## run A
==> flow/design.v <==
module top_level(f1,f2,p,in_1,in_2,out,clk,clk2);
input [7:0]in_1, in_2;
input clk;
input clk2;
input [15:0]p;   
input [15:0]f1,f2;  
output [15:0]out;
wire [15:0]a,b;
wire [15:0]r1,r2,r3,r4,r5;
convert inst_1(.float(a), .int8(in_1), .clk(clk));  
convert inst_2(.float(b), .int8(in_2), .clk(clk));
mult inst_3(.B(f1), .C(r1), .A(a), .clk(clk));   
mult inst_4(.B(f2), .C(r2), .A(b), .clk(clk));
main_adder inst_5 (.AA(r1), .BB(r2),.clk(clk), .R_add(r3)); 
mux inst_6(.in1(r4), .in2(p), .sel(clk2), .out(r5));  
main_adder inst_7 (.AA(r3), .BB(r5),.clk(clk), .R_add(r4));  
assign out=r4;
endmodule
module convert( float, int8,clk);
input clk;
output [15:0] float;
input [7:0] int8;
reg [4:0] exp;
reg [9:0] mantissa;
integer i;
always @(negedge clk)
begin
if(int8 != 8'b0) 
begin
for(i = 0; i < 8; i = i + 1)
    if(int8[i]) 
      exp = i;
      if(exp < 10)
      mantissa = int8 << (10 - exp);
      else
      mantissa = int8;
      exp = exp + 15;
 end
else begin
 mantissa=0;
exp=0;
    end
end
assign float = {1'b0, exp, mantissa};
endmodule
module mult(B,C, A, clk);
input  [15:0]A;
input clk;
input [15:0]B;
output reg    [15:0]C;
wire          [5:0]e;   
wire           [21:0]m;  
wire            [10:0]A_m;     
wire            [10:0]B_m;     
reg           [4:0]C_e;  
wire            C_sign;  
reg           [9:0]C_m;  
assign C_sign=(A[15]^B[15]); 
assign e[5:0]=(A[14:10]+B[14:10]-4'b1111); 
assign A_m[10:0]={1'b1, A[9:0]};
assign B_m[10:0]={1'b1, B[9:0]};
assign m[21:0]=(A_m[10:0])*(B_m[10:0]);   
always@(posedge clk)
begin
if (A==0)   
  begin
  C<=16'b0;
  end
else begin
    if (m[21]==1'b1) 
    begin
    C_m=m[20:11];
    C_e=e[4:0]+m[21];
    C<={C_sign,C_e[4:0],C_m[9:0]};
    end 
    else begin
    C_m=m[19:10];
    C_e=e[4:0]+m[21];
    C<={C_sign,C_e[4:0],C_m[9:0]};
    end
end
end
endmodule
module main_adder (AA, BB,clk, R_add);
input [15:0] AA, BB; 
input clk;             
output  [15:0] R_add;                
wire [14:0]temp_Sum_M_C; 
wire [13:0]temp_Sub_M_C, temp_lza_count_reg;
wire [15:0]temp_L, temp_S;
compare_adder inst_1  (.C_L(temp_L), .C_S(temp_S), .A(AA), .B(BB),.clk(clk));  
shift_adder inst_2    ( temp_sign, temp_Sum_M_C, temp_Sub_M_C, temp_lza_count_reg, temp_L, temp_S,clk);
adder inst_3          (R_add, temp_L, temp_S, temp_sign, temp_Sum_M_C, temp_Sub_M_C, temp_lza_count_reg,clk );
endmodule
module compare_adder (C_L, C_S, A, B,clk);
input [15:0] A, B;
input clk;
output reg[15:0] C_L, C_S;
always@ (posedge clk)
if (A[14:0]>=B[14:0])
 begin
C_L<=A[15:0]; C_S<=B[15:0];
 end
 else begin
C_L<=B[15:0]; C_S<=A[15:0];
 end
endmodule
module shift_adder ( sign, Sum_M_C, Sub_M_C, lza_count_reg,L, S,clk);
input [15:0] L, S;  
input clk;             
output reg sign;                       
reg [13:0] M_C_L, M_C_S;        
reg [13:0]M_C_Lnew, M_C_Snew;   
output  reg[14:0] Sum_M_C;             
output  reg[13:0] Sub_M_C;            
reg [13:0] Sub_M_CS;                     
output reg [13:0] lza_count_reg;                
reg [4:0] count; 
always@ (*)
begin
M_C_L[13:0]={1'b1, L[9:0], 3'b000};                      
M_C_S[13:0]={1'b1, S[9:0], 3'b000};
sign=L[15];                                              
M_C_Snew[13:0]=M_C_S[13:0]>>(L[14:10]-S[14:10]);         
M_C_Lnew[13:0]=M_C_L[13:0];                              
Sum_M_C[14:0]=M_C_Lnew[13:0]+ M_C_Snew[13:0];            
Sub_M_C[13:0]=M_C_Lnew[13:0]- M_C_Snew[13:0];            
begin 
lza_count_reg=14;                                            
for( count=0; count<14; count=count+1 ) 
if( Sub_M_C[ count ] ) 
lza_count_reg=13-count; 
end 
end
endmodule
module adder(R_add, L, S, sign, Sum_M_C, Sub_M_C,lza_count_reg,clk );
input clk;
input [15:0] L, S;               
input sign;                       
input [14:0] Sum_M_C;             
input [13:0] Sub_M_C;            
reg [13:0] Sub_M_CS;                     
input [13:0] lza_count_reg;                
output reg [15:0] R_add;                
always @(posedge clk)
begin
if (L==0 &  S==0)
  begin
  R_add<=16'b0;
  end
  else begin
if (L[15]^S[15]==0)            
 begin
R_add[15]<=sign;                      
R_add[14:10]<=L[14:10]+Sum_M_C[14];   
 if (Sum_M_C[14]==1)
 begin
 R_add[9:0]<=Sum_M_C[13:4];
 end 
 else begin
 R_add[9:0]<=Sum_M_C[12:3];             
 end
 end 
 else begin                         
R_add[15]<=sign;
R_add[14:10]<=L[14:10]-lza_count_reg;
Sub_M_CS[13:0]=(Sub_M_C[13:0]<<lza_count_reg);
R_add[9:0]<=Sub_M_CS[12:3];          
end
end
end
endmodule
module mux(in1, in2, sel, out);  
input [15:0]in1,in2;
input sel;
output reg [15:0]out;
 always @ (*)  
 begin : MUX        
   if (sel == 1'b0) begin
      out = in1;
   end else begin
       out = in2 ;
   end
end
endmodule  
Settings: LEC_CHECK=0, ABC_AREA=1, CAP_MARGIN=20, CORE_ASPECT_RATIO=1.81, CORE_MARGIN=2, CORE_UTILIZATION=70, CTS_CLUSTER_DIAMETER=96, MAX_ROUTING_LAYER=met5, MIN_ROUTING_LAYER=met1, PLACE_DENSITY=0.65, SLEW_MARGIN=20; clock period 11.1 ns.
run.sh (not shown) runs the stock make flow with config.mk's settings and CLKGATE_MAP_FILE=.
Final checks on run A, whose flow otherwise completed, came back failing, citing negative setup slack.
Relative to run A, the following input files were edited for run B:
- a change of PLACE_DENSITY from 0.65 to 0.66
- a change of CORE_UTILIZATION from 70 to 69
- a deleted MIN_ROUTING_LAYER that had been met1
- a deleted CTS_CLUSTER_DIAMETER that had been 96
- a deleted ABC_AREA that had been 1
- a deleted MAX_ROUTING_LAYER that had been met5
- a deleted CORE_ASPECT_RATIO that had been 1.81
- a change of the clock period (ns, I/O delays scaled along) from 11.1 to 10.3
[summary]
The final report for run B shows a completed flow and a layout that fails verification, specifically negative setup slack. Summary of run B over run A: final wirelength now sits lower; layout net count now sits lower; detailed-router iteration count before antenna repair now sits lower. Lower critical path depth among run A and run B: run B.
#### Input delta (run C over run B)
- PLACE_DENSITY: 0.66 -> unset
- CORE_UTILIZATION: 69 -> 70
- ABC_AREA: unset -> 1
- the clock period (ns, I/O delays scaled along): 10.3 -> 18.2
[summary]
Across run B and run C, a clean result was obtained everywhere but in run B. Run B: all stages done; final checks FAILED (negative setup slack). Compared with run B, placement density in the core of run C is lower. Measured against each other, run B and run C differ in post-route cell area, the higher figure coming from run B. Cmp run C vs run B: depth of the worst register-to-register path higher in run C. Taking run B as the reference point, the synthesized netlist net count of run C rises by 308. When run C is set beside run B, its actual slew at the worst max-slew pin turns out to be 0.027 ns larger. Against run B, run C comes in 9 higher on biggest fanout along the worst timing path.
Inputs modified between run C and run D:
- SETUP_SLACK_MARGIN: unset -> 4.35
- CORE_UTILIZATION: 70 -> 71
- CTS_CLUSTER_DIAMETER: unset -> 357
- PLACE_DENSITY: unset -> 0.42
- CTS_CLUSTER_SIZE: unset -> 98
--- outcome ---
Tool error GRT-0232 stopped run D during global routing (5_1_grt); no final results.
Between run C and run D, pre-placement core utilization is higher for run D, run C comes in under that.
Worst setup slack after placement: run D vs run C up 0.53 ns
Higher die height was reported by run C, not run D.
Diff run C and run D: die area higher in run C
Run D -> run C: number of placed instances with taps included flat
~same post-synthesis sequential element count in run C and run D
On area inside the core boundary: run D sits below run C.
